### design/flow/run.sh
#!/bin/bash
# the make line also repeats each setting of config.mk as NAME=value (left out here)
make -C /OpenROAD-flow-scripts/flow DESIGN_CONFIG=/design/flow/config.mk WORK_HOME=/design/flow/orfs CLKGATE_MAP_FILE= finish
### design/flow/config.mk
export PLATFORM = sky130hd
export DESIGN_NAME = Cfu
export DESIGN_NICKNAME = Cfu
export VERILOG_FILES = /design/flow/design.v
export SDC_FILE = /design/flow/constraint.sdc
export NUM_CORES = 4
export LEC_CHECK = 0
export CAP_MARGIN = 20
export CORE_MARGIN = 2
export CORE_UTILIZATION = 65
export PLACE_DENSITY_LB_ADDON = 0.24
export SLEW_MARGIN = 20
### design/flow/constraint.sdc
create_clock -name core_clock -period 9.06 [get_ports {clk}]
set_input_delay 1.8120 -clock core_clock [delete_from_list [all_inputs] [get_ports {clk}]]
set_output_delay 1.8120 -clock core_clock [all_outputs]
set_load 0.01 [all_outputs]
### design/flow/design.v
module Cfu (
    input               cmd_valid,
    output              cmd_ready,
    input      [9:0]    cmd_payload_function_id,
    input      [31:0]   cmd_payload_inputs_0,
    input      [31:0]   cmd_payload_inputs_1,
    output reg          rsp_valid,
    input               rsp_ready,
    output reg [31:0]   rsp_payload_outputs_0,
    input               reset,
    input               clk
);
    wire signed [15:0] prod_0, prod_1, prod_2, prod_3;
    assign prod_0 = ($signed(cmd_payload_inputs_0[7:0])) * $signed(cmd_payload_inputs_1[7:0]);
    assign prod_1 = ($signed(cmd_payload_inputs_0[15:8])) * $signed(cmd_payload_inputs_1[15:8]);
    assign prod_2 = ($signed(cmd_payload_inputs_0[23:16])) * $signed(cmd_payload_inputs_1[23:16]);
    assign prod_3 = ($signed(cmd_payload_inputs_0[31:24])) * $signed(cmd_payload_inputs_1[31:24]);
    wire signed [31:0] sum_prods;
    assign sum_prods = prod_0 + prod_1 + prod_2 + prod_3;
    assign cmd_ready = ~rsp_valid;   
    always @(posedge clk) begin
        if (reset) begin
            rsp_payload_outputs_0 <= 32'b0;
            rsp_valid <= 1'b0;
        end else if (rsp_valid) begin
                rsp_valid <= ~rsp_ready;
            end else if (cmd_valid) begin
                    rsp_valid <= 1'b1;
                    rsp_payload_outputs_0 <= |cmd_payload_function_id[9:3]
                        ? 32'b0
                        : rsp_payload_outputs_0 + sum_prods;
                end
            end
endmodule
==> ds_physical_params.txt, run 1 <==
Physical design parameters

Parameter                              Value

Logic synthesis
  Seq/Total Area, Yosys .................. 4.79%
  Post-synthesis net count .................. 2019
  Cell area after technology mapping .................. 0.0138 sq mm
  Mean Syn Cell Area .................. 9.32 sq um
  Post-synthesis chip area from yosys .................. 0.0138 sq mm
  Yosys adder share .................. 59.5%
  Most common flop cell mapped by yosys .................. dfxtp_1
  Synth top area share .................. 47.5%
  Main logic family after synthesis .................. adder cells
  Cell accounting for the most synthesized area .................. fa_1
  Most used standard cells in the synthesized netlist .................. inv_1, fa_1, and2_1, ha_1, nand2_1
  Number of storage elements in the synthesis netlist .................. 33
  Number of standard cells reported by yosys .................. 1481
  Simple-gate area share of the yosys netlist .................. 14.6%
  Main area contributors after synthesis .................. fa_1, ha_1, inv_1
  Warnings, synthesis .................. 1
  Share of flip-flops with an asynchronous set or reset .................. 0%
  Area fraction in compound gates .................. 7.48%
  Area fraction in xor and xnor cells .................. 2.66%
  Top cell type by instance count after synthesis .................. inv_1
  Cells after synthesis .................. 1481
  Count of flip-flops with a built-in enable after synthesis .................. 0
  Multiplexer area fraction after synthesis .................. 0.0816%
  Number of distinct library cell variants in the gate-level netlist after synthesis .................. 58

GRT
  Global-route usage over all layers .................. 34.1%
  Wire length of the first global-routing pass .................. 59900 microns
  GR Overflow Total .................. 0
  Maximum number of pins on one net before global-route repair .................. 30
  Via count of the first global-routing pass .................. 12800
  Initial antenna violation count .................. 0

Worst setup path
  Critical path peak fanout .................. 7
  Source of the critical timing path .................. cmd_payload_inputs_0[14]
  Worst Setup Path Type .................. primary input to register
  Worst setup EP type .................. register
  Endpoint of the worst-slack reg-to-reg timing path .................. rsp_payload_outputs_0[26]$_SDFFE_PP0P_
  Worst-case register-to-register setup slack .................. 6.01 ns
  Max incr delay on CP .................. 0.57 ns
  Setup crit start kind .................. primary input
  Cell repeated most along the worst path .................. fa_1
  Startpoint of the worst-slack reg-to-reg timing path .................. rsp_payload_outputs_0[0]$_SDFFE_PP0P_
  Number of buffers and inverters on the critical path .................. 7
  Slowest library cell on the worst path .................. fa_1
  Critical Path Sink .................. rsp_payload_outputs_0[27]$_SDFFE_PP0P_
  Arrival time reported for the critical path endpoint .................. 10.31 ns
  Crit-path leading delay family .................. adder cells
  Reg2reg path depth .................. 13
  Depth of the critical timing path with buffers and inverters included .................. 32
  Worst endpoint required time .................. 9.23 ns

Floorplanning
  Num rows .................. 53
  I/O pins .................. 112
  Die Wd .................. 150 microns
  Total core area .................. 0.0210 sq mm
  Die Ht .................. 150 microns
  Initial core utilization .................. 65.8%
  Die area .................. 0.0224 sq mm

Layout
  Fillers .................. 1117
  Non-filler instance count after layout .................. 2104
  Area growth from synthesis to layout .................. 30.2%
  Post-layout utilization of the core .................. 85.7%
  Number of nets in the final layout .................. 2366

CTS
  Number of hold-repair buffers added at the cts stage .................. 0
  Master cell of the clock root buffer .................. clkbuf_16
  Register clock-pin slew on the reported worst setup and hold paths .................. 0.06 ns
  Maximum level of the CTS H-tree .................. 2
  Worst-skew pair later-pin latency .................. 0.29 ns
  Worst-case clock buffer depth .................. 2
  Clock tree from TritonCTS .................. done
  Number of clock sinks .................. 33
  Total CTS buffers .................. 5

Final timing
  Setup repair after global routing missed its margin .................. true
  Slew headroom .................. 33.9%
  F_max .................. 98.7 MHz
  Final critical-path required period .................. 10.14 ns
  Worst Max-Slew Pin Slew .................. 0.989 ns
  Worst-case setup margin in the final layout .................. -1.08 ns
  Final setup violation count .................. 17
  Final hold violation count .................. 0
  Skew final .................. 0.00795 ns
  Final period util .................. 112%
  Final Max-Slew Violation Tally .................. 0
  Worst-case hold slack .................. 0.481 ns

Flow run
  Count of warning messages emitted by the tools .................. 35
  Max-cap violations .................. 0

Route
  Number of detailed-route iterations in the first pass .................. 7
  Antenna viol nets, final .................. 0
  Total via count in the routed design .................. 11600
  Average vias per placed instance .................. 5.53
  Wire length per cell after detailed routing .................. 18.1 microns
  DR DRC count .................. 0
  Diode insertion count for antenna repair .................. 0
  Initial DRC count .................. 504
  Total detailed-routing wirelength .................. 38000 microns

Placed design
  HPWL after detailed placement .................. 29800 microns
  Placed Instances .................. 2038
  Routability Congestion .................. 0.932
  Port buffer count .................. 108

Hold path
  Startpoint of the lowest-slack hold path .................. rsp_payload_outputs_0[5]$_SDFFE_PP0P_
  Endpoint, Worst Hold .................. rsp_payload_outputs_0[5]$_SDFFE_PP0P_
  Hold path cells .................. 2
  Classification of the worst-slack hold path .................. register to register

Run status
  Violated Checks .................. setup timing
  Status .................. complete, but fails checks
==> final cells by class <==
cell class / instances / area (sq um) / area share, %
clock buffer: 6 / 129 / 0.718
clock inverter: 2 / 10.0 / 0.0557
inverter: 389 / 1460 / 8.15
multi-input combinational: 1050 / 12500 / 69.6
sequential: 33 / 661 / 3.68
tap: 275 / 344 / 1.92
timing repair buffer: 349 / 2850 / 15.9
==> layer usage <==
metal  vias to the layer above  GRT usage (%)  wire (microns)
met5                         -              0               0
met4                         0           11.1            1460
met3                       136           5.98            2550
met2                       483           59.2           20000
met1                      5838           43.8           14000
li1                       5174              -               -
==> through the flow <==
step	TNS [ns]	setup slack (ns)	instance area [sq um]
2_1_floorplan	-2.39	-0.423	14000
3_3_place_gp	-23.76	-1.51	16700
3_5_place_dp	-27.15	-1.70	16700
4_1_cts	-8.44	-0.798	17500
5_1_grt	-15.33	-1.19	18000
6_report	-12.12	-1.08	18000
==> timing repair <==
action | 4_1_cts | 5_1_grt
endpoints found under the setup margin | 22 | 21
pin swaps | 177 | 95
resized | 446 | 97
cloned | 1 | 0
setup buffers | 42 | 21
==> inputs of run 2 (changes only) <==
ABC_AREA = 1   (was unset)
CORE_UTILIZATION = 71   (was 65)
CTS_CLUSTER_DIAMETER = 204   (was unset)
CTS_CLUSTER_SIZE = 10   (was unset)
TNS_END_PERCENT = 5   (was unset)
clock period = 9.92 ns   (was 9.06 ns; I/O delays follow)
==> run 2 against run 1 <==
Net effect:
- area after synthesis rose by 8.4%
- worst setup slack better by 0.81 ns
- largest cell class unchanged
- non-clock buffer count decreased by 31
- global-route usage grew 6.2 points
- still fails the layout checks on setup timing
- critical path depth increased by 1
- count of clock-buffer cells in the layout decreased by 1
- critical path type unchanged
- routed wire length rose by 32%
- worst hold slack improved by 0.0084 ns
- clock skew up 0.0022 ns
- highest routed layer unchanged
==> ds_physical_params.txt, run 2 <==
Physical design parameters

Parameter                              Value

Worst setup path
  Depth of the critical timing path with buffers and inverters included .................. 33
  Worst endpoint required time .................. 10.14 ns
  Cell repeated most along the worst path .................. fa_1
  Reg2reg path depth .................. 13
  Setup crit start kind .................. primary input
  Worst Setup Path Type .................. primary input to register
  Number of buffers and inverters on the critical path .................. 4
  Critical Path Sink .................. rsp_payload_outputs_0[27]$_SDFFE_PP0P_
  Source of the critical timing path .................. cmd_payload_inputs_0[10]
  Critical path peak fanout .................. 8
  Slowest library cell on the worst path .................. fa_1
  Endpoint of the worst-slack reg-to-reg timing path .................. rsp_payload_outputs_0[24]$_SDFFE_PP0P_
  Worst-case register-to-register setup slack .................. 7.54 ns
  Worst setup EP type .................. register
  Arrival time reported for the critical path endpoint .................. 10.40 ns
  Crit-path leading delay family .................. adder cells
  Max incr delay on CP .................. 0.75 ns
  Startpoint of the worst-slack reg-to-reg timing path .................. rsp_payload_outputs_0[0]$_SDFFE_PP0P_

Run status
  Status .................. complete, but fails checks
  Violated Checks .................. setup timing

Logic synthesis
  Share of flip-flops with an asynchronous set or reset .................. 0%
  Yosys adder share .................. 54.9%
  Number of distinct library cell variants in the gate-level netlist after synthesis .................. 40
  Simple-gate area share of the yosys netlist .................. 18.3%
  Post-synthesis chip area from yosys .................. 0.0150 sq mm
  Multiplexer area fraction after synthesis .................. 0%
  Mean Syn Cell Area .................. 7.64 sq um
  Cell area after technology mapping .................. 0.0150 sq mm
  Count of flip-flops with a built-in enable after synthesis .................. 0
  Area fraction in xor and xnor cells .................. 0.820%
  Main logic family after synthesis .................. adder cells
  Seq/Total Area, Yosys .................. 4.42%
  Warnings, synthesis .................. 1
  Number of storage elements in the synthesis netlist .................. 33
  Most used standard cells in the synthesized netlist .................. inv_1, nand2_1, fa_1, ha_1, a21oi_1
  Synth top area share .................. 43.8%
  Post-synthesis net count .................. 2497
  Number of standard cells reported by yosys .................. 1959
  Cells after synthesis .................. 1959
  Cell accounting for the most synthesized area .................. fa_1
  Most common flop cell mapped by yosys .................. dfxtp_1
  Area fraction in compound gates .................. 4.45%
  Top cell type by instance count after synthesis .................. inv_1
  Main area contributors after synthesis .................. fa_1, inv_1, nand2_1

Final timing
  Worst-case hold slack .................. 0.489 ns
  Worst-case setup margin in the final layout .................. -0.262 ns
  Skew final .................. 0.0101 ns
  Final period util .................. 103%
  Final hold violation count .................. 0
  Final critical-path required period .................. 10.18 ns
  Slew headroom .................. 64.6%
  Final setup violation count .................. 19
  Setup repair after global routing missed its margin .................. true
  Final Max-Slew Violation Tally .................. 0
  F_max .................. 98.2 MHz
  Worst Max-Slew Pin Slew .................. 0.531 ns

Route
  DR DRC count .................. 0
  Number of detailed-route iterations in the first pass .................. 6
  Wire length per cell after detailed routing .................. 20.2 microns
  Routed length on met3 .................. 5630 microns
  Max layer used .................. met4
  Met2 WL post-DR .................. 24100 microns
  Initial DRC count .................. 1374
  Average vias per placed instance .................. 5.79
  Sum of routed wire segments on met1 .................. 16600 microns
  Total via count in the routed design .................. 14400
  Total detailed-routing wirelength .................. 50300 microns
  Antenna viol nets, final .................. 0

Floorplanning
  I/O pins .................. 112
  Num rows .................. 53
  Die area .................. 0.0222 sq mm
  Die Ht .................. 149 microns
  Total core area .................. 0.0208 sq mm
  Die Wd .................. 149 microns
  Initial core utilization .................. 71.8%

GRT
  Initial antenna violation count .................. 2
  GR Overflow Total .................. 0
  Global-route usage over all layers .................. 40.3%
  Wire length of the first global-routing pass .................. 69700 microns
  Maximum number of pins on one net before global-route repair .................. 35
  Via count of the first global-routing pass .................. 14700

Flow run
  Max-cap violations .................. 0
  Count of warning messages emitted by the tools .................. 34

Layout
  Number of nets in the final layout .................. 2750
  Area growth from synthesis to layout .................. 24.9%
  Post-layout utilization of the core .................. 89.8%
  Post-route cell area .................. 0.0187 sq mm
  Non-filler instance count after layout .................. 2490
  Fillers .................. 951

CTS
  Total CTS buffers .................. 5
  Register clock-pin slew on the reported worst setup and hold paths .................. 0.06 ns
  Worst-skew pair later-pin latency .................. 0.29 ns
  Maximum level of the CTS H-tree .................. 2
  Worst-case clock buffer depth .................. 2
  Master cell of the clock root buffer .................. clkbuf_16
  Number of clock sinks .................. 33
  Clock tree from TritonCTS .................. done

Placed design
  Placed Instance Area .................. 0.0176 sq mm
  HPWL after detailed placement .................. 37800 microns
  Routability Congestion .................. 0.925
  Placed Instances .................. 2463
  Port buffer count .................. 108

Hold path
  Endpoint, Worst Hold .................. rsp_payload_outputs_0[30]$_SDFFE_PP0P_
  Startpoint of the lowest-slack hold path .................. rsp_payload_outputs_0[30]$_SDFFE_PP0P_
  Hold path cells .................. 2
  Classification of the worst-slack hold path .................. register to register
-- run 2: cell type report --
cell class / instances / area (sq um) / share of cell area (%)
antenna: 2 / 5.00 / 0.0268
sequential: 33 / 661 / 3.53
inverter: 608 / 2280 / 12.2
tap: 275 / 344 / 1.84
clock inverter: 3 / 68.8 / 0.368
clock buffer: 5 / 125 / 0.669
timing repair buffer: 318 / 2800 / 15.0
multi-input combinational: 1246 / 12400 / 66.3
-- run 2: per-stage QoR --
stage / worst slack [ns] / setup TNS (ns)
5_1_grt: -0.472 / -6.86
3_5_place_dp: -0.578 / -8.78
2_1_floorplan: 0.538 / 0
4_1_cts: 0.00313 / 0
3_3_place_gp: -0.345 / -4.19
6_report: -0.262 / -3.32
-- run 2: layer usage --
metal / vias to the layer above / GRT usage (%)
met5: - / 0
met1: 6927 / 50.3
met3: 359 / 5.93
li1: 6106 / -
met4: 0 / 19.3
met2: 1032 / 69.3
-- run 2: repair_timing --
item                                    CTS  global route
pin swaps                                 6            81
hold buffers                              0             0
setup buffers                             0            16
endpoints found under the setup margin   18            20
resized                                  30           183
gates cloned                              0             1
==> inputs of run 3 (changes only) <==
CORE_UTILIZATION = 72   (was 71)
CTS_CLUSTER_DIAMETER = unset   (was 204)
CTS_CLUSTER_SIZE = 98   (was 10)
PLACE_DENSITY_LB_ADDON = unset   (was 0.24)
TNS_END_PERCENT = unset   (was 5)
clock period = 9.78 ns   (was 9.92 ns; I/O delays follow)
==> run 3 against run 2 <==
Net effect:
- still fails the layout checks on setup timing
- sequential cell count unchanged
- global-route usage increased by 0.30 points
- largest cell class unchanged
- worst hold slack got worse by 0.0037 ns
- area after synthesis unchanged
- routed wire length increased by 21%
- count of clock-buffer cells in the layout increased by 2
- first-iteration DRC count increased by 74%
- non-clock buffer count increased by 29
- cell count increased by 0.92%
- cell area increased by 1.7%
==> ds_physical_params.txt, run 3 <==
Physical design parameters

Parameter                              Value

Hold path
  Startpoint of the lowest-slack hold path .................. rsp_payload_outputs_0[29]$_SDFFE_PP0P_
  Endpoint, Worst Hold .................. rsp_payload_outputs_0[29]$_SDFFE_PP0P_
  Classification of the worst-slack hold path .................. register to register
  Hold path cells .................. 2

GRT
  Via count of the first global-routing pass .................. 14700
  Initial antenna violation count .................. 2
  GR Overflow Total .................. 0
  Maximum number of pins on one net before global-route repair .................. 35
  Global-route usage over all layers .................. 40.6%
  Wire length of the first global-routing pass .................. 69400 microns

CTS
  Number of clock sinks .................. 33
  Worst-skew pair later-pin latency .................. 0.29 ns
  Register clock-pin slew on the reported worst setup and hold paths .................. 0.06 ns
  Worst-case clock buffer depth .................. 2
  Master cell of the clock root buffer .................. clkbuf_16
  Maximum level of the CTS H-tree .................. 2
  Number of hold-repair buffers added at the cts stage .................. 0
  Total CTS buffers .................. 5
  Clock tree from TritonCTS .................. done

Worst setup path
  Worst endpoint required time .................. 9.99 ns
  Critical path peak fanout .................. 8
  Setup crit start kind .................. primary input
  Cell repeated most along the worst path .................. fa_1
  Worst setup EP type .................. register
  Startpoint of the worst-slack reg-to-reg timing path .................. rsp_payload_outputs_0[0]$_SDFFE_PP0P_
  Crit-path leading delay family .................. adder cells
  Reg2reg path depth .................. 13
  Arrival time reported for the critical path endpoint .................. 10.51 ns
  Max incr delay on CP .................. 0.69 ns
  Source of the critical timing path .................. cmd_payload_inputs_0[25]
  Endpoint of the worst-slack reg-to-reg timing path .................. rsp_payload_outputs_0[18]$_SDFFE_PP0P_
  Worst Setup Path Type .................. primary input to register
  Worst-case register-to-register setup slack .................. 7.08 ns
  Number of buffers and inverters on the critical path .................. 8
  Depth of the critical timing path with buffers and inverters included .................. 35
  Critical Path Sink .................. rsp_payload_outputs_0[23]$_SDFFE_PP0P_
  Slowest library cell on the worst path .................. fa_1

Route
  Initial DRC count .................. 2392
  DR DRC count .................. 0
  Antenna viol nets, final .................. 0
  Average vias per placed instance .................. 6.32
  Number of detailed-route iterations in the first pass .................. 9
  Total detailed-routing wirelength .................. 61000 microns
  Total via count in the routed design .................. 15900
  Wire length per cell after detailed routing .................. 24.3 microns

Logic synthesis
  Area fraction in compound gates .................. 4.45%
  Post-synthesis net count .................. 2497
  Area fraction in xor and xnor cells .................. 0.820%
  Main area contributors after synthesis .................. fa_1, inv_1, nand2_1
  Simple-gate area share of the yosys netlist .................. 18.3%
  Multiplexer area fraction after synthesis .................. 0%
  Number of distinct library cell variants in the gate-level netlist after synthesis .................. 40
  Number of storage elements in the synthesis netlist .................. 33
  Seq/Total Area, Yosys .................. 4.42%
  Most used standard cells in the synthesized netlist .................. inv_1, nand2_1, fa_1, ha_1, a21oi_1
  Cell accounting for the most synthesized area .................. fa_1
  Cell area after technology mapping .................. 0.0150 sq mm
  Count of flip-flops with a built-in enable after synthesis .................. 0
  Yosys adder share .................. 54.9%
  Synth top area share .................. 43.8%
  Share of flip-flops with an asynchronous set or reset .................. 0%
  Number of standard cells reported by yosys .................. 1959
  Warnings, synthesis .................. 1
  Top cell type by instance count after synthesis .................. inv_1
  Post-synthesis chip area from yosys .................. 0.0150 sq mm
  Mean Syn Cell Area .................. 7.64 sq um
  Most common flop cell mapped by yosys .................. dfxtp_1
  Main logic family after synthesis .................. adder cells
  Cells after synthesis .................. 1959

Floorplanning
  I/O pins .................. 112
  Die area .................. 0.0219 sq mm
  Die Wd .................. 148 microns
  Num rows .................. 52
  Total core area .................. 0.0203 sq mm
  Die Ht .................. 148 microns
  Initial core utilization .................. 73.7%

Layout
  Area taken by flip-flops and latches .................. 661 sq um
  Logic cell area .................. 0.0125 sq mm
  Fillers .................. 667
  Number of nets in the final layout .................. 2779
  Area growth from synthesis to layout .................. 27.1%
  Post-route cell area .................. 0.0190 sq mm
  Non-filler instance count after layout .................. 2513
  Post-layout utilization of the core .................. 93.6%

Placed design
  Port buffer count .................. 108
  Worst setup timing slack at the placement stage .................. -0.773 ns
  HPWL after detailed placement .................. 37100 microns
  Placed Instances .................. 2475
  Placed Instance Area .................. 0.0177 sq mm
  Routability Congestion .................. 0.943

Run status
  Status .................. complete, but fails checks
  Violated Checks .................. setup timing

Flow run
  Count of warning messages emitted by the tools .................. 35
  Max-cap violations .................. 0

Final timing
  Slew headroom .................. 66.5%
  F_max .................. 97.1 MHz
  Final hold violation count .................. 0
  Worst-case setup margin in the final layout .................. -0.518 ns
  Worst-case hold slack .................. 0.486 ns
  Final period util .................. 105%
  Final setup violation count .................. 22
  Skew final .................. 0.0104 ns
  Final critical-path required period .................. 10.30 ns
  Final Max-Slew Violation Tally .................. 0
  Worst Max-Slew Pin Slew .................. 0.501 ns
[run 3: cell type report]
type                    instances  area share [%]
clock buffers                   7           0.750
multi-input cells            1246            65.7
flip-flops and latches         33            3.48
repair buffers                347            16.2
inverters                     608            12.0
diodes                          2          0.0263
well taps                     270            1.78
[run 3: metal layers]
| metal | up-vias | part of all wire [%] | GRT usage [%] |
|---|---|---|---|
| met5 | - | 0 | 2.05 |
| met4 | 0 | 12 | 19.8 |
| met3 | 761 | 15 | 8.04 |
| met2 | 1728 | 44 | 68.6 |
| met1 | 7232 | 29 | 50.2 |
| li1 | 6152 | - | - |
[run 3: what timing repair did]
action | in CTS | in global routing
gates resized | 42 | 260
setup endpoints to repair | 18 | 20
pin swaps | 8 | 132
gates cloned | 0 | 1
setup buffers | 2 | 26
[run 3: through the flow]
| stage | setup TNS, ns |
|---|---|
| after floorplan | 0 |
| after global placement | -6.03 |
| after detailed placement | -10.91 |
| after CTS | 0 |
| after global routing | -19.29 |
| final | -6.18 |
==> inputs of run 4 (changes only) <==
ABC_AREA = unset   (was 1)
CORE_ASPECT_RATIO = 0.5   (was unset)
CORE_UTILIZATION = 33   (was 72)
CTS_CLUSTER_SIZE = unset   (was 98)
GPL_ROUTABILITY_DRIVEN = 0   (was unset)
SETUP_SLACK_MARGIN = -1.2   (was unset)
SLEW_MARGIN = 5   (was 20)
TNS_END_PERCENT = 15   (was unset)
clock period = 12.0 ns   (was 9.78 ns; I/O delays follow)
==> run 4 against run 3 <==
Net effect:
- the run now finishes clean
- critical endpoint is now rsp_payload_outputs_0[31]$_SDFFE_PP0P_
- cell count shrank 15%
- non-clock buffer count shrank 229
- clock skew shrank 0.0014 ns
- sequential cell count is the same
- die area grew 98%
- worst hold slack lost 0.0040 ns
- global-route usage shrank 26 points
- sequential share of layout area grew 0.72 points
- highest routed layer unchanged
- register-to-register slack gained 1.8 ns
- synthesized cell count shrank 24%
- worst setup slack gained 1.2 ns
- via count shrank 39%
==> ds_physical_params.txt, run 4 <==
Physical design parameters

Parameter                              Value

Logic synthesis
  Synth top area share .................. 47.5%
  Cell area after technology mapping .................. 0.0138 sq mm
  Post-synthesis net count .................. 2019
  Post-synthesis chip area from yosys .................. 0.0138 sq mm
  Count of flip-flops with a built-in enable after synthesis .................. 0
  Main logic family after synthesis .................. adder cells
  Seq/Total Area, Yosys .................. 4.79%
  Share of flip-flops with an asynchronous set or reset .................. 0%
  Area fraction in compound gates .................. 7.48%
  Area fraction in xor and xnor cells .................. 2.66%
  Number of distinct library cell variants in the gate-level netlist after synthesis .................. 58
  Number of storage elements in the synthesis netlist .................. 33
  Warnings, synthesis .................. 1
  Yosys adder share .................. 59.5%
  Cells after synthesis .................. 1481
  Multiplexer area fraction after synthesis .................. 0.0816%
  Main area contributors after synthesis .................. fa_1, ha_1, inv_1
  Simple-gate area share of the yosys netlist .................. 14.6%
  Mean Syn Cell Area .................. 9.32 sq um
  Top cell type by instance count after synthesis .................. inv_1
  Most common flop cell mapped by yosys .................. dfxtp_1
  Number of standard cells reported by yosys .................. 1481
  Most used standard cells in the synthesized netlist .................. inv_1, fa_1, and2_1, ha_1, nand2_1
  Cell accounting for the most synthesized area .................. fa_1

Worst setup path
  Startpoint of the worst-slack reg-to-reg timing path .................. rsp_payload_outputs_0[0]$_SDFFE_PP0P_
  Depth of the critical timing path with buffers and inverters included .................. 33
  Worst Setup Path Type .................. primary input to register
  Endpoint of the worst-slack reg-to-reg timing path .................. rsp_payload_outputs_0[30]$_SDFFE_PP0P_
  Cell repeated most along the worst path .................. fa_1
  Number of buffers and inverters on the critical path .................. 6
  Max incr delay on CP .................. 0.69 ns
  Source of the critical timing path .................. cmd_payload_inputs_1[24]
  Arrival time reported for the critical path endpoint .................. 11.52 ns
  Setup crit start kind .................. primary input
  Worst setup EP type .................. register
  Critical Path Sink .................. rsp_payload_outputs_0[31]$_SDFFE_PP0P_
  Reg2reg path depth .................. 12
  Worst-case register-to-register setup slack .................. 8.88 ns
  Critical path peak fanout .................. 8
  Worst endpoint required time .................. 12.17 ns
  Slowest library cell on the worst path .................. fa_1
  Crit-path leading delay family .................. adder cells

Hold path
  Startpoint of the lowest-slack hold path .................. rsp_payload_outputs_0[16]$_SDFFE_PP0P_
  Classification of the worst-slack hold path .................. register to register
  Hold path cells .................. 2
  Endpoint, Worst Hold .................. rsp_payload_outputs_0[16]$_SDFFE_PP0P_

GRT
  Initial antenna violation count .................. 0
  Maximum number of pins on one net before global-route repair .................. 30
  GR Overflow Total .................. 0
  Global-route usage over all layers .................. 15.0%
  Wire length of the first global-routing pass .................. 52900 microns
  Via count of the first global-routing pass .................. 10500

Run status
  Status .................. timing/DRC/antenna clean

CTS
  Number of clock sinks .................. 33
  Worst-skew pair later-pin latency .................. 0.29 ns
  Worst-case clock buffer depth .................. 2
  Total CTS buffers .................. 5
  Maximum level of the CTS H-tree .................. 2
  Master cell of the clock root buffer .................. clkbuf_16
  CTS resizes .................. 0
  Register clock-pin slew on the reported worst setup and hold paths .................. 0.05 ns
  Clock tree from TritonCTS .................. done
  Number of buffers inserted to repair setup after CTS .................. 0
  Number of hold-repair buffers added at the cts stage .................. 0

Placed design
  HPWL after detailed placement .................. 27900 microns
  Worst setup timing slack at the placement stage .................. 0.302 ns
  Port buffer count .................. 108

Floorplanning
  Die area .................. 0.0436 sq mm
  Total core area .................. 0.0408 sq mm
  Die Ht .................. 149 microns
  Initial core utilization .................. 33.8%
  I/O pins .................. 112
  Die Wd .................. 293 microns
  Num rows .................. 52

Route
  Total detailed-routing wirelength .................. 30200 microns
  Diode insertion count for antenna repair .................. 0
  Wire length per cell after detailed routing .................. 14.1 microns
  Number of detailed-route iterations in the first pass .................. 5
  Initial DRC count .................. 297
  Antenna viol nets, final .................. 0
  DR DRC count .................. 0
  Total via count in the routed design .................. 9674
  Average vias per placed instance .................. 4.53

Layout
  Number of nets in the final layout .................. 2134
  Area taken by flip-flops and latches .................. 661 sq um
  Fillers .................. 4090
  Logic cell area .................. 0.0116 sq mm
  Area growth from synthesis to layout .................. 14.0%

Final timing
  F_max .................. 88.1 MHz
  Setup repair after global routing missed its margin .................. false
  Final period util .................. 94.6%
  Worst Max-Slew Pin Slew .................. 1.03 ns
  Final setup violation count .................. 0
  Final critical-path required period .................. 11.35 ns
  Skew final .................. 0.00899 ns
  Post-Route Setup TNS .................. 0 ns
  Slew headroom .................. 30.8%
  Final Max-Slew Violation Tally .................. 0
  Final hold violation count .................. 0
  Worst-case setup margin in the final layout .................. 0.653 ns

Flow run
  Count of warning messages emitted by the tools .................. 32
  Max-cap violations .................. 0
[run 4: final cells by class]
class	instances	area share, %
clock buffers	5	0.795
repair buffers	118	7.35
clock inverters	3	0.111
flip-flops and latches	33	4.20
inverters	389	9.28
well taps	540	4.29
multi-input cells	1049	74.0
[run 4: stage by stage]
step           area [sq um]  utilization (%)  std cells  hold WS [ns]
6_report              15700             38.6       2137         0.482
5_1_grt               15700             38.6       2137         0.503
4_1_cts               15700             38.6       2137         0.482
3_5_place_dp          15600             38.2       2129         0.470
3_3_place_gp          15600             38.2       2129         0.469
2_1_floorplan         13800                -       1481         0.488
[run 4: layer usage]
layer  global-route usage, %  routed length [microns]  vias up
met4                    1.64                      170        0
met5                       0                        0        -
met2                    26.3                    14600      105
met1                    21.0                    14800     4867
met3                   0.971                      612       14
li1                        -                        -     4688
==> inputs of run 5 (changes only) <==
CORE_ASPECT_RATIO = unset   (was 0.5)
CORE_UTILIZATION = 71   (was 33)
CTS_CLUSTER_SIZE = 10   (was unset)
GPL_ROUTABILITY_DRIVEN = unset   (was 0)
PLACE_DENSITY_LB_ADDON = 0.24   (was unset)
SETUP_SLACK_MARGIN = unset   (was -1.2)
SLEW_MARGIN = 20   (was 5)
TNS_END_PERCENT = unset   (was 15)
clock period = 9.9 ns   (was 12.0 ns; I/O delays follow)
==> run 5 against run 4 <==
Net effect:
- the run now fails in global routing
- area after synthesis is the same
- synthesized cell count is the same
- die area fell by 53%
==> ds_physical_params.txt, run 5 <==
Table: implementation figures

Parameter                              Value

Run status
  Status .................. stopped before the end
  Stage where the run ended .................. global routing

Logic synthesis
  Main logic family after synthesis .................. adder cells
  Most common flop cell mapped by yosys .................. dfxtp_1
  Top cell type by instance count after synthesis .................. inv_1
  Multiplexer area fraction after synthesis .................. 0.0816%
  Share of flip-flops with an asynchronous set or reset .................. 0%
  Mean Syn Cell Area .................. 9.32 sq um
  Main area contributors after synthesis .................. fa_1, ha_1, inv_1
  Cell accounting for the most synthesized area .................. fa_1
  Synth top area share .................. 47.5%
  Cell area after technology mapping .................. 0.0138 sq mm
  Post-synthesis net count .................. 2019
  Number of standard cells reported by yosys .................. 1481
  Area fraction in xor and xnor cells .................. 2.66%
  Count of flip-flops with a built-in enable after synthesis .................. 0
  Area fraction in compound gates .................. 7.48%
  Cells after synthesis .................. 1481
  Post-synthesis chip area from yosys .................. 0.0138 sq mm
  Yosys adder share .................. 59.5%
  Number of storage elements in the synthesis netlist .................. 33
  Number of distinct library cell variants in the gate-level netlist after synthesis .................. 58
  Warnings, synthesis .................. 1
  Most used standard cells in the synthesized netlist .................. inv_1, fa_1, and2_1, ha_1, nand2_1
  Seq/Total Area, Yosys .................. 4.79%
  Simple-gate area share of the yosys netlist .................. 14.6%

CTS
  Number of hold-repair buffers added at the cts stage .................. 0
  Worst-case clock buffer depth .................. 2
  Master cell of the clock root buffer .................. clkbuf_16
  Number of clock sinks .................. 33
  Total CTS buffers .................. 5
  Maximum level of the CTS H-tree .................. 2

Floorplanning
  Total core area .................. 0.0189 sq mm
  Die Wd .................. 143 microns
  Die area .................. 0.0206 sq mm
  Num rows .................. 50
  Initial core utilization .................. 73.0%
  I/O pins .................. 112
  Die Ht .................. 143 microns

Placed design
  Worst setup timing slack at the placement stage .................. -1.31 ns
  Routability Congestion .................. 0.938
  Placed Instance Area .................. 0.0165 sq mm
  Port buffer count .................. 108
  HPWL after detailed placement .................. 31300 microns
## run 5: through the flow
stage / setup TNS, ns / std cells / hold slack (ns)
floorplan: 0 / 1481 / 0.488
global placement: -10.18 / 2010 / 0.471
detailed placement: -14.72 / 2010 / 0.477
CTS: -0.183 / 2048 / 0.484
## run 5: repair_timing
action,CTS
buffers inserted,30
resized,403
pin swaps,107
endpoints found under the setup margin,19
==> inputs of run 6 (changes only) <==
CORE_UTILIZATION = 58   (was 71)
CTS_CLUSTER_DIAMETER = 222   (was unset)
CTS_CLUSTER_SIZE = unset   (was 10)
GPL_ROUTABILITY_DRIVEN = 1   (was unset)
MAX_ROUTING_LAYER = met5   (was unset)
MIN_ROUTING_LAYER = met1   (was unset)
PLACE_DENSITY_LB_ADDON = 0.15   (was 0.24)
SLEW_MARGIN = 40   (was 20)
clock period = 10.7 ns   (was 9.9 ns; I/O delays follow)
==> run 6 against run 5 <==
Net effect:
- the run now finishes clean
- synthesized cell count did not move
- area after synthesis did not move
- die area rose by 22%
==> ds_physical_params.txt, run 6 <==
Physical design parameters

Parameter                              Value

Flow run
  Count of warning messages emitted by the tools .................. 32
  Max-cap violations .................. 0

Layout
  Fillers .................. 1779
  Area growth from synthesis to layout .................. 24.3%
  Non-filler instance count after layout .................. 2074
  Post-layout utilization of the core .................. 73.3%
  Number of nets in the final layout .................. 2294

Logic synthesis
  Cell accounting for the most synthesized area .................. fa_1
  Cell area after technology mapping .................. 0.0138 sq mm
  Main logic family after synthesis .................. adder cells
  Most used standard cells in the synthesized netlist .................. inv_1, fa_1, and2_1, ha_1, nand2_1
  Warnings, synthesis .................. 1
  Number of storage elements in the synthesis netlist .................. 33
  Cells after synthesis .................. 1481
  Most common flop cell mapped by yosys .................. dfxtp_1
  Share of flip-flops with an asynchronous set or reset .................. 0%
  Mean Syn Cell Area .................. 9.32 sq um
  Yosys adder share .................. 59.5%
  Post-synthesis chip area from yosys .................. 0.0138 sq mm
  Area fraction in xor and xnor cells .................. 2.66%
  Count of flip-flops with a built-in enable after synthesis .................. 0
  Number of standard cells reported by yosys .................. 1481
  Seq/Total Area, Yosys .................. 4.79%
  Simple-gate area share of the yosys netlist .................. 14.6%
  Post-synthesis net count .................. 2019
  Number of distinct library cell variants in the gate-level netlist after synthesis .................. 58
  Synth top area share .................. 47.5%
  Area fraction in compound gates .................. 7.48%
  Main area contributors after synthesis .................. fa_1, ha_1, inv_1
  Multiplexer area fraction after synthesis .................. 0.0816%
  Top cell type by instance count after synthesis .................. inv_1

Final timing
  Worst Max-Slew Pin Slew .................. 0.696 ns
  Worst-case hold slack .................. 0.478 ns
  Final Max-Slew Violation Tally .................. 0
  Final setup violation count .................. 0
  Final period util .................. 97.7%
  Final critical-path required period .................. 10.45 ns
  Skew final .................. 0.00237 ns
  Post-Route Setup TNS .................. 0 ns
  Slew headroom .................. 53.4%
  F_max .................. 95.7 MHz
  Final hold violation count .................. 0

Route
  Initial DRC count .................. 593
  DR DRC count .................. 0
  Number of detailed-route iterations in the first pass .................. 5
  Diode insertion count for antenna repair .................. 0
  Average vias per placed instance .................. 5.09
  Wire length per cell after detailed routing .................. 15.3 microns
  Total detailed-routing wirelength .................. 31700 microns
  Antenna viol nets, final .................. 0
  Total via count in the routed design .................. 10600

Floorplanning
  Total core area .................. 0.0234 sq mm
  Die Ht .................. 158 microns
  Die Wd .................. 158 microns
  Die area .................. 0.0250 sq mm
  Num rows .................. 56
  I/O pins .................. 112
  Initial core utilization .................. 58.9%

Worst setup path
  Source of the critical timing path .................. cmd_payload_inputs_0[8]
  Worst endpoint required time .................. 10.88 ns
  Max incr delay on CP .................. 0.63 ns
  Cell repeated most along the worst path .................. fa_1
  Depth of the critical timing path with buffers and inverters included .................. 31
  Slowest library cell on the worst path .................. fa_2
  Arrival time reported for the critical path endpoint .................. 10.63 ns
  Number of buffers and inverters on the critical path .................. 4
  Worst setup EP type .................. register
  Reg2reg path depth .................. 12
  Endpoint of the worst-slack reg-to-reg timing path .................. rsp_payload_outputs_0[30]$_SDFFE_PP0P_
  Critical path peak fanout .................. 8
  Worst Setup Path Type .................. primary input to register
  Setup crit start kind .................. primary input
  Crit-path leading delay family .................. adder cells
  Critical Path Sink .................. rsp_payload_outputs_0[27]$_SDFFE_PP0P_
  Startpoint of the worst-slack reg-to-reg timing path .................. rsp_payload_outputs_0[0]$_SDFFE_PP0P_
  Worst-case register-to-register setup slack .................. 7.68 ns

GRT
  Global-route usage over all layers .................. 26.6%
  Via count of the first global-routing pass .................. 11100
  Initial antenna violation count .................. 0
  Wire length of the first global-routing pass .................. 52600 microns
  GR Overflow Total .................. 0
  Maximum number of pins on one net before global-route repair .................. 30

CTS
  Register clock-pin slew on the reported worst setup and hold paths .................. 0.05 ns
  Total CTS buffers .................. 5
  Clock tree from TritonCTS .................. done
  Maximum level of the CTS H-tree .................. 2
  Number of clock sinks .................. 33
  Master cell of the clock root buffer .................. clkbuf_16
  Worst-skew pair later-pin latency .................. 0.29 ns
  Worst-case clock buffer depth .................. 2

Run status
  Status .................. timing/DRC/antenna clean

Placed design
  Routability Congestion .................. 0.861
  HPWL after detailed placement .................. 27700 microns
  Placed Instances .................. 2051
  Port buffer count .................. 108

Hold path
  Endpoint, Worst Hold .................. rsp_payload_outputs_0[7]$_SDFFE_PP0P_
  Classification of the worst-slack hold path .................. register to register
  Startpoint of the lowest-slack hold path .................. rsp_payload_outputs_0[7]$_SDFFE_PP0P_
  Hold path cells .................. 2
run 6: final cells by class:
class | instances | area, sq um | share of cell area (%)
well taps | 319 | 399 | 2.33
flip-flops and latches | 33 | 661 | 3.85
multi-input cells | 1049 | 12000 | 69.9
repair buffers | 278 | 2510 | 14.6
clock inverters | 1 | 5.00 | 0.0292
clock buffers | 5 | 125 | 0.730
inverters | 389 | 1460 | 8.52
run 6: timing repair:
action,4_1_cts,5_1_grt
setup endpoints to repair,6,16
hold buffers,0,0
buffers inserted,2,15
gates cloned,0,1
resized,15,167
pin swaps,2,93
run 6: stage by stage:
stage	setup WS, ns	cell area [sq um]
2_1_floorplan	0.224	13800
3_3_place_gp	-0.311	16400
3_5_place_dp	-0.404	16400
4_1_cts	0.00238	16600
5_1_grt	-0.0317	17100
6_report	0.250	17100
run 6: per-layer routing:
layer | vias to the layer above | GRT usage (%) | routed length (microns)
li1 | 5014 | - | -
met3 | 34 | 2.93 | 1330
met2 | 200 | 45.5 | 16200
met4 | 0 | 3.73 | 449
met1 | 5303 | 37.8 | 13800
met5 | - | 0 | 0
==> inputs of run 7 (changes only) <==
ABC_AREA = 1   (was unset)
CORE_ASPECT_RATIO = 0.5   (was unset)
CORE_UTILIZATION = 72   (was 58)
CTS_CLUSTER_DIAMETER = 301   (was 222)
CTS_CLUSTER_SIZE = 98   (was unset)
GPL_ROUTABILITY_DRIVEN = unset   (was 1)
MAX_ROUTING_LAYER = unset   (was met5)
MIN_ROUTING_LAYER = unset   (was met1)
PLACE_DENSITY = 0.4   (was unset)
PLACE_DENSITY_LB_ADDON = unset   (was 0.15)
SETUP_SLACK_MARGIN = 2.1   (was unset)
SLEW_MARGIN = 20   (was 40)
TNS_END_PERCENT = 10   (was unset)
clock period = 7.12 ns   (was 10.7 ns; I/O delays follow)
==> run 7 against run 6 <==
Net effect:
- the run now fails in global routing
- area after synthesis increased by 8.4%
- synthesized cell count increased by 32%
- die area decreased by 12%
==> ds_physical_params.txt, run 7 <==
Table: implementation figures

Parameter                              Value

Logic synthesis
  Top cell type by instance count after synthesis .................. inv_1
  Most used standard cells in the synthesized netlist .................. inv_1, nand2_1, fa_1, ha_1, a21oi_1
  Synth top area share .................. 43.8%
  Simple-gate area share of the yosys netlist .................. 18.3%
  Cell accounting for the most synthesized area .................. fa_1
  Main area contributors after synthesis .................. fa_1, inv_1, nand2_1
  Yosys adder share .................. 54.9%
  Number of storage elements in the synthesis netlist .................. 33
  Post-synthesis chip area from yosys .................. 0.0150 sq mm
  Cells after synthesis .................. 1959
  Share of flip-flops with an asynchronous set or reset .................. 0%
  Multiplexer area fraction after synthesis .................. 0%
  Mean Syn Cell Area .................. 7.64 sq um
  Cell area after technology mapping .................. 0.0150 sq mm
  Number of distinct library cell variants in the gate-level netlist after synthesis .................. 40
  Warnings, synthesis .................. 1
  Area fraction in xor and xnor cells .................. 0.820%
  Count of flip-flops with a built-in enable after synthesis .................. 0
  Post-synthesis net count .................. 2497
  Main logic family after synthesis .................. adder cells
  Area fraction in compound gates .................. 4.45%
  Seq/Total Area, Yosys .................. 4.42%
  Most common flop cell mapped by yosys .................. dfxtp_1
  Number of standard cells reported by yosys .................. 1959

Floorplanning
  Num rows .................. 37
  Initial core utilization .................. 73.1%
  Total core area .................. 0.0205 sq mm
  Die Wd .................. 208 microns
  Die area .................. 0.0220 sq mm
  I/O pins .................. 112
  Die Ht .................. 106 microns

Placed design
  HPWL after detailed placement .................. 40900 microns
  Placed Instance Area .................. 0.0179 sq mm
  Routability Congestion .................. 0.978
  Port buffer count .................. 108

CTS
  Master cell of the clock root buffer .................. clkbuf_16
  Maximum level of the CTS H-tree .................. 2
  Number of clock sinks .................. 33
  Total CTS buffers .................. 5
  Worst-case clock buffer depth .................. 2
  Number of hold-repair buffers added at the cts stage .................. 0

GRT
  Global-route usage over all layers .................. 82.2%
  GR Overflow Total .................. 174

Run status
  Stop Error .................. [ERROR GRT-0232] Routing congestion too high. Check the congestion heatmap in the GUI.
  Status .................. stopped before the end
  Stage where the run ended .................. global routing
run 7: repair_timing:
item	CTS
endpoints found under the setup margin	30
gates resized	430
hold endpoints to repair	0
buffers inserted	43
pin swaps	125
run 7: stage by stage:
| step | setup WS [ns] | std cells | setup TNS [ns] |
|---|---|---|---|
| CTS | -1.71 | 2512 | -38.65 |
| floorplan | -1.20 | 1959 | -25.88 |
| global placement | -2.26 | 2461 | -54.37 |
| detailed placement | -2.60 | 2461 | -62.67 |
run 7: layer usage:
metal | GRT overflow | track usage, %
met5 | 0 | 36.8
met4 | 67 | 86.7
met1 | 1 | 80.0
met2 | 105 | 97.9
met3 | 1 | 69.0
==> inputs of run 8 (changes only) <==
CORE_ASPECT_RATIO = unset   (was 0.5)
PLACE_DENSITY = unset   (was 0.4)
SETUP_SLACK_MARGIN = 1.47   (was 2.1)
TNS_END_PERCENT = unset   (was 10)
clock period = 10.5 ns   (was 7.12 ns; I/O delays follow)
==> run 8 against run 7 <==
Net effect:
- synthesized cell count did not move
- now clean on timing, DRC and antenna
- area after synthesis did not move
- die area fell by 0.32%
==> ds_physical_params.txt, run 8 <==
Physical design parameters

Parameter                              Value

Worst setup path
  Worst setup EP type .................. register
  Source of the critical timing path .................. cmd_payload_inputs_1[31]
  Critical Path Sink .................. rsp_payload_outputs_0[31]$_SDFFE_PP0P_
  Depth of the critical timing path with buffers and inverters included .................. 40
  Endpoint of the worst-slack reg-to-reg timing path .................. rsp_payload_outputs_0[24]$_SDFFE_PP0P_
  Startpoint of the worst-slack reg-to-reg timing path .................. rsp_payload_outputs_0[0]$_SDFFE_PP0P_
  Arrival time reported for the critical path endpoint .................. 10.44 ns
  Reg2reg path depth .................. 13
  Slowest library cell on the worst path .................. fa_2
  Worst-case register-to-register setup slack .................. 7.94 ns
  Max incr delay on CP .................. 0.72 ns
  Worst Setup Path Type .................. primary input to register
  Number of buffers and inverters on the critical path .................. 9
  Setup crit start kind .................. primary input
  Critical path peak fanout .................. 5
  Worst endpoint required time .................. 10.67 ns
  Crit-path leading delay family .................. adder cells

Floorplanning
  Num rows .................. 52
  Total core area .................. 0.0203 sq mm
  Initial core utilization .................. 73.7%
  Die area .................. 0.0219 sq mm
  Die Ht .................. 148 microns
  Die Wd .................. 148 microns
  I/O pins .................. 112

CTS
  Master cell of the clock root buffer .................. clkbuf_16
  Worst-skew pair later-pin latency .................. 0.30 ns
  Number of hold-repair buffers added at the cts stage .................. 0
  Total CTS buffers .................. 5
  Worst-case clock buffer depth .................. 2
  Number of clock sinks .................. 33
  Register clock-pin slew on the reported worst setup and hold paths .................. 0.07 ns
  Maximum level of the CTS H-tree .................. 2
  Clock tree from TritonCTS .................. done

Route
  Total via count in the routed design .................. 15800
  Wire length per cell after detailed routing .................. 26.0 microns
  Number of detailed-route iterations in the first pass .................. 12
  Total detailed-routing wirelength .................. 62500 microns
  DR DRC count .................. 0
  Average vias per placed instance .................. 6.59
  Initial DRC count .................. 2472
  Antenna viol nets, final .................. 0

Logic synthesis
  Area fraction in xor and xnor cells .................. 0.820%
  Synth top area share .................. 43.8%
  Count of flip-flops with a built-in enable after synthesis .................. 0
  Top cell type by instance count after synthesis .................. inv_1
  Number of distinct library cell variants in the gate-level netlist after synthesis .................. 40
  Area fraction in compound gates .................. 4.45%
  Mean Syn Cell Area .................. 7.64 sq um
  Cell area after technology mapping .................. 0.0150 sq mm
  Cell accounting for the most synthesized area .................. fa_1
  Number of standard cells reported by yosys .................. 1959
  Warnings, synthesis .................. 1
  Post-synthesis chip area from yosys .................. 0.0150 sq mm
  Yosys adder share .................. 54.9%
  Main logic family after synthesis .................. adder cells
  Share of flip-flops with an asynchronous set or reset .................. 0%
  Most common flop cell mapped by yosys .................. dfxtp_1
  Most used standard cells in the synthesized netlist .................. inv_1, nand2_1, fa_1, ha_1, a21oi_1
  Simple-gate area share of the yosys netlist .................. 18.3%
  Main area contributors after synthesis .................. fa_1, inv_1, nand2_1
  Multiplexer area fraction after synthesis .................. 0%
  Number of storage elements in the synthesis netlist .................. 33
  Cells after synthesis .................. 1959
  Seq/Total Area, Yosys .................. 4.42%
  Post-synthesis net count .................. 2497

Hold path
  Startpoint of the lowest-slack hold path .................. rsp_payload_outputs_0[29]$_SDFFE_PP0P_
  Hold path cells .................. 2
  Classification of the worst-slack hold path .................. register to register
  Endpoint, Worst Hold .................. rsp_payload_outputs_0[29]$_SDFFE_PP0P_

Final timing
  Final setup violation count .................. 0
  Final Max-Slew Violation Tally .................. 0
  Slew headroom .................. 66.0%
  Final critical-path required period .................. 10.26 ns
  Final period util .................. 97.7%
  F_max .................. 97.4 MHz
  Final hold violation count .................. 0
  Worst-case hold slack .................. 0.490 ns
  Skew final .................. 0.0101 ns
  Worst Max-Slew Pin Slew .................. 0.509 ns
  Worst-case setup margin in the final layout .................. 0.237 ns
  Setup repair after global routing missed its margin .................. true

Layout
  Fillers .................. 755
  Area growth from synthesis to layout .................. 24.5%
  Number of nets in the final layout .................. 2668
  Logic cell area .................. 0.0132 sq mm
  Post-layout utilization of the core .................. 91.7%
  Non-filler instance count after layout .................. 2403
  Area taken by flip-flops and latches .................. 661 sq um

Run status
  Status .................. timing/DRC/antenna clean

GRT
  Maximum number of pins on one net before global-route repair .................. 35
  GR Overflow Total .................. 0
  Initial antenna violation count .................. 4
  Wire length of the first global-routing pass .................. 83400 microns
  Global-route usage over all layers .................. 50.4%
  Via count of the first global-routing pass .................. 16500

Placed design
  Routability Congestion .................. 0.948
  Worst setup timing slack at the placement stage .................. -0.202 ns
  Port buffer count .................. 108
  HPWL after detailed placement .................. 38100 microns
  Placed Instances .................. 2317

Flow run
  Count of warning messages emitted by the tools .................. 36
  Max-cap violations .................. 0
run 8: timing repair:
item | CTS | global route
pin swaps | 168 | 98
cloned | 1 | 0
hold endpoints to repair | 0 | 0
setup endpoints to repair | 25 | 24
buffers inserted | 57 | 18
gates resized | 611 | 111
run 8: layout make-up:
| type | instances | area share, % |
|---|---|---|
| flip-flops and latches | 33 | 3.55 |
| multi-input cells | 1247 | 70.9 |
| inverters | 608 | 12.4 |
| clock inverters | 2 | 0.0537 |
| clock buffers | 6 | 0.692 |
| well taps | 270 | 1.81 |
| repair buffers | 235 | 10.6 |
| diodes | 2 | 0.0269 |
run 8: per-stage QoR:
stage	instance area [sq um]	TNS (ns)
2_1_floorplan	15300	0
3_3_place_gp	16800	0
3_5_place_dp	16800	-0.743
4_1_cts	18100	0
5_1_grt	18600	0
6_report	18600	0
run 8: routing by layer:
layer / global-route usage (%) / vias up / wire [microns]
met4: 41.7 / 4 / 8440
li1: - / 5934 / -
met2: 78.9 / 1851 / 26700
met1: 56.6 / 7185 / 17500
met3: 16.2 / 871 / 9810
met5: 0 / - / 68
==> inputs of run 9 (changes only) <==
ABC_AREA = unset   (was 1)
CTS_CLUSTER_DIAMETER = 27   (was 301)
CTS_CLUSTER_SIZE = 24   (was 98)
PLACE_DENSITY_LB_ADDON = 0.24   (was unset)
SETUP_SLACK_MARGIN = unset   (was 1.47)
clock period = 9.96 ns   (was 10.5 ns; I/O delays follow)
==> run 9 against run 8 <==
Net effect:
- the run now fails in global routing
- synthesized cell count is 24% lower
- area after synthesis is 7.8% lower
- die area is 7.6% lower
==> ds_physical_params.txt, run 9 <==
Table: implementation figures

Parameter                              Value

Run status
  Status .................. stopped before the end
  Stage where the run ended .................. global routing
  Stop Error .................. [ERROR GRT-0232] Routing congestion too high. Check the congestion heatmap in the GUI.

Placed design
  Port buffer count .................. 108
  Worst setup timing slack at the placement stage .................. -1.18 ns
  HPWL after detailed placement .................. 32800 microns
  Routability Congestion .................. 0.929
  Placed Instances .................. 1986
  Placed Instance Area .................. 0.0165 sq mm

Floorplanning
  Num rows .................. 50
  Total core area .................. 0.0188 sq mm
  I/O pins .................. 112
  Die Wd .................. 142 microns
  Die Ht .................. 142 microns
  Die area .................. 0.0203 sq mm
  Initial core utilization .................. 73.5%

CTS
  Worst-case clock buffer depth .................. 2
  Total CTS buffers .................. 5
  Master cell of the clock root buffer .................. clkbuf_16
  Maximum level of the CTS H-tree .................. 2
  Number of clock sinks .................. 33

Logic synthesis
  Main logic family after synthesis .................. adder cells
  Number of distinct library cell variants in the gate-level netlist after synthesis .................. 58
  Share of flip-flops with an asynchronous set or reset .................. 0%
  Post-synthesis net count .................. 2019
  Number of storage elements in the synthesis netlist .................. 33
  Count of flip-flops with a built-in enable after synthesis .................. 0
  Yosys adder share .................. 59.5%
  Cell accounting for the most synthesized area .................. fa_1
  Area fraction in compound gates .................. 7.48%
  Post-synthesis chip area from yosys .................. 0.0138 sq mm
  Most used standard cells in the synthesized netlist .................. inv_1, fa_1, and2_1, ha_1, nand2_1
  Multiplexer area fraction after synthesis .................. 0.0816%
  Cells after synthesis .................. 1481
  Synth top area share .................. 47.5%
  Seq/Total Area, Yosys .................. 4.79%
  Warnings, synthesis .................. 1
  Mean Syn Cell Area .................. 9.32 sq um
  Area fraction in xor and xnor cells .................. 2.66%
  Number of standard cells reported by yosys .................. 1481
  Most common flop cell mapped by yosys .................. dfxtp_1
  Simple-gate area share of the yosys netlist .................. 14.6%
  Cell area after technology mapping .................. 0.0138 sq mm
  Top cell type by instance count after synthesis .................. inv_1
  Main area contributors after synthesis .................. fa_1, ha_1, inv_1

GRT
  GR Overflow Total .................. 131
  Global-route usage over all layers .................. 80.5%
==> run 9: routing by layer <==
metal / overflow / track usage (%)
met3: 0 / 65.6
met4: 50 / 86.7
met5: 0 / 23.6
met1: 1 / 78.1
met2: 80 / 96.9
==> run 9: what timing repair did <==
action | 4_1_cts
resized | 470
pin swaps | 135
hold buffers | 0
setup buffers | 31
endpoints found under the setup margin | 19
gates cloned | 2
==> run 9: stage by stage <==
stage,TNS [ns],utilization (%)
2_1_floorplan,0,-
3_3_place_gp,-9.41,87.7
3_5_place_dp,-14.51,87.7
4_1_cts,-0.00772,92.2
==> inputs of run 10 (changes only) <==
CORE_UTILIZATION = 62   (was 72)
CTS_CLUSTER_DIAMETER = 292   (was 27)
CTS_CLUSTER_SIZE = 99   (was 24)
PLACE_DENSITY_LB_ADDON = 0.3   (was 0.24)
TNS_END_PERCENT = 15   (was unset)
clock period = 12.0 ns   (was 9.96 ns; I/O delays follow)
==> run 10 against run 9 <==
Net effect:
- now clean on timing, DRC and antenna
- synthesized cell count unchanged
- die area up 16%
- area after synthesis unchanged
==> ds_physical_params.txt, run 10 <==
Physical design parameters

Parameter                              Value

Logic synthesis
  Number of standard cells reported by yosys .................. 1481
  Main logic family after synthesis .................. adder cells
  Number of storage elements in the synthesis netlist .................. 33
  Yosys adder share .................. 59.5%
  Area fraction in xor and xnor cells .................. 2.66%
  Cells after synthesis .................. 1481
  Post-synthesis chip area from yosys .................. 0.0138 sq mm
  Post-synthesis net count .................. 2019
  Cell area after technology mapping .................. 0.0138 sq mm
  Most used standard cells in the synthesized netlist .................. inv_1, fa_1, and2_1, ha_1, nand2_1
  Synth top area share .................. 47.5%
  Seq/Total Area, Yosys .................. 4.79%
  Main area contributors after synthesis .................. fa_1, ha_1, inv_1
  Mean Syn Cell Area .................. 9.32 sq um
  Most common flop cell mapped by yosys .................. dfxtp_1
  Area fraction in compound gates .................. 7.48%
  Warnings, synthesis .................. 1
  Top cell type by instance count after synthesis .................. inv_1
  Share of flip-flops with an asynchronous set or reset .................. 0%
  Simple-gate area share of the yosys netlist .................. 14.6%
  Number of distinct library cell variants in the gate-level netlist after synthesis .................. 58
  Multiplexer area fraction after synthesis .................. 0.0816%
  Count of flip-flops with a built-in enable after synthesis .................. 0
  Cell accounting for the most synthesized area .................. fa_1

Worst setup path
  Worst endpoint required time .................. 12.19 ns
  Worst Setup Path Type .................. primary input to register
  Max incr delay on CP .................. 0.73 ns
  Critical Path Sink .................. rsp_payload_outputs_0[30]$_SDFFE_PP0P_
  Worst-case register-to-register setup slack .................. 8.88 ns
  Cell repeated most along the worst path .................. fa_1
  Depth of the critical timing path with buffers and inverters included .................. 30
  Slowest library cell on the worst path .................. clkdlybuf4s50_1
  Worst setup EP type .................. register
  Crit-path leading delay family .................. adder cells
  Critical path peak fanout .................. 8
  Number of buffers and inverters on the critical path .................. 2
  Setup crit start kind .................. primary input
  Startpoint of the worst-slack reg-to-reg timing path .................. rsp_payload_outputs_0[0]$_SDFFE_PP0P_
  Endpoint of the worst-slack reg-to-reg timing path .................. rsp_payload_outputs_0[30]$_SDFFE_PP0P_
  Reg2reg path depth .................. 12
  Source of the critical timing path .................. cmd_payload_inputs_0[29]
  Arrival time reported for the critical path endpoint .................. 11.74 ns

Hold path
  Classification of the worst-slack hold path .................. register to register
  Endpoint, Worst Hold .................. rsp_payload_outputs_0[26]$_SDFFE_PP0P_
  Hold path cells .................. 2
  Startpoint of the lowest-slack hold path .................. rsp_payload_outputs_0[26]$_SDFFE_PP0P_

Layout
  Number of nets in the final layout .................. 2131
  Area growth from synthesis to layout .................. 11.7%
  Post-layout utilization of the core .................. 70.6%
  Area taken by flip-flops and latches .................. 661 sq um
  Logic cell area .................. 0.0116 sq mm
  Non-filler instance count after layout .................. 1874
  Fillers .................. 1694

Final timing
  Final setup violation count .................. 0
  Slew headroom .................. 37.9%
  Worst-case setup margin in the final layout .................. 0.451 ns
  Skew final .................. 0.00402 ns
  Worst Max-Slew Pin Slew .................. 0.930 ns
  F_max .................. 86.6 MHz
  Final period util .................. 96.2%
  Final Max-Slew Violation Tally .................. 0
  Final hold violation count .................. 0
  Final critical-path required period .................. 11.55 ns

Route
  Initial DRC count .................. 463
  Average vias per placed instance .................. 5.42
  Wire length per cell after detailed routing .................. 15.8 microns
  Antenna viol nets, final .................. 0
  Number of detailed-route iterations in the first pass .................. 6
  Diode insertion count for antenna repair .................. 0
  Total via count in the routed design .................. 10200
  Total detailed-routing wirelength .................. 29700 microns
  DR DRC count .................. 0

CTS
  Maximum level of the CTS H-tree .................. 2
  Number of clock sinks .................. 33
  Master cell of the clock root buffer .................. clkbuf_16
  Number of buffers inserted to repair setup after CTS .................. 0
  Clock tree from TritonCTS .................. done
  Register clock-pin slew on the reported worst setup and hold paths .................. 0.05 ns
  Total CTS buffers .................. 5
  Worst-case clock buffer depth .................. 2
  Worst-skew pair later-pin latency .................. 0.28 ns

GRT
  Via count of the first global-routing pass .................. 10800
  GR Overflow Total .................. 0
  Initial antenna violation count .................. 0
  Global-route usage over all layers .................. 26.7%
  Maximum number of pins on one net before global-route repair .................. 30
  Wire length of the first global-routing pass .................. 51100 microns

Run status
  Status .................. timing/DRC/antenna clean

Floorplanning
  Num rows .................. 54
  I/O pins .................. 112
  Die Ht .................. 153 microns
  Total core area .................. 0.0218 sq mm
  Die Wd .................. 153 microns
  Die area .................. 0.0235 sq mm
  Initial core utilization .................. 63.2%

Flow run
  Max-cap violations .................. 0
  Count of warning messages emitted by the tools .................. 32

Placed design
  Port buffer count .................. 108
  Routability Congestion .................. 0.881
  Placed Instances .................. 1866
  HPWL after detailed placement .................. 26300 microns
  Worst setup timing slack at the placement stage .................. 0.244 ns
==> run 10: timing repair <==
action / 4_1_cts / 5_1_grt
hold buffers: 0 / 0
gates resized: 0 / 3
setup endpoints to repair: 0 / 3
==> run 10: metal layers <==
metal	GRT usage (%)	routed length, microns	vias up
met5	0	0	-
met4	6.22	710	0
met3	2.89	1410	47
met2	46.0	15300	261
li1	-	-	4688
met1	36.7	12200	5158
==> run 10: through the flow <==
stage                     TNS (ns)  hold WS, ns  cell area [sq um]
after CTS                        0        0.478              15400
final                            0        0.479              15400
after floorplan                  0        0.488              13800
after global placement           0        0.468              15200
after global routing       -0.0498        0.502              15400
after detailed placement         0        0.471              15200
==> run 10: cell type report <==
class	instances	area share [%]
inverter	389	9.48
sequential	33	4.29
multi-input combinational	1049	75.6
tap	280	2.27
clock inverter	1	0.0325
timing repair buffer	115	7.34
clock buffer	7	0.991
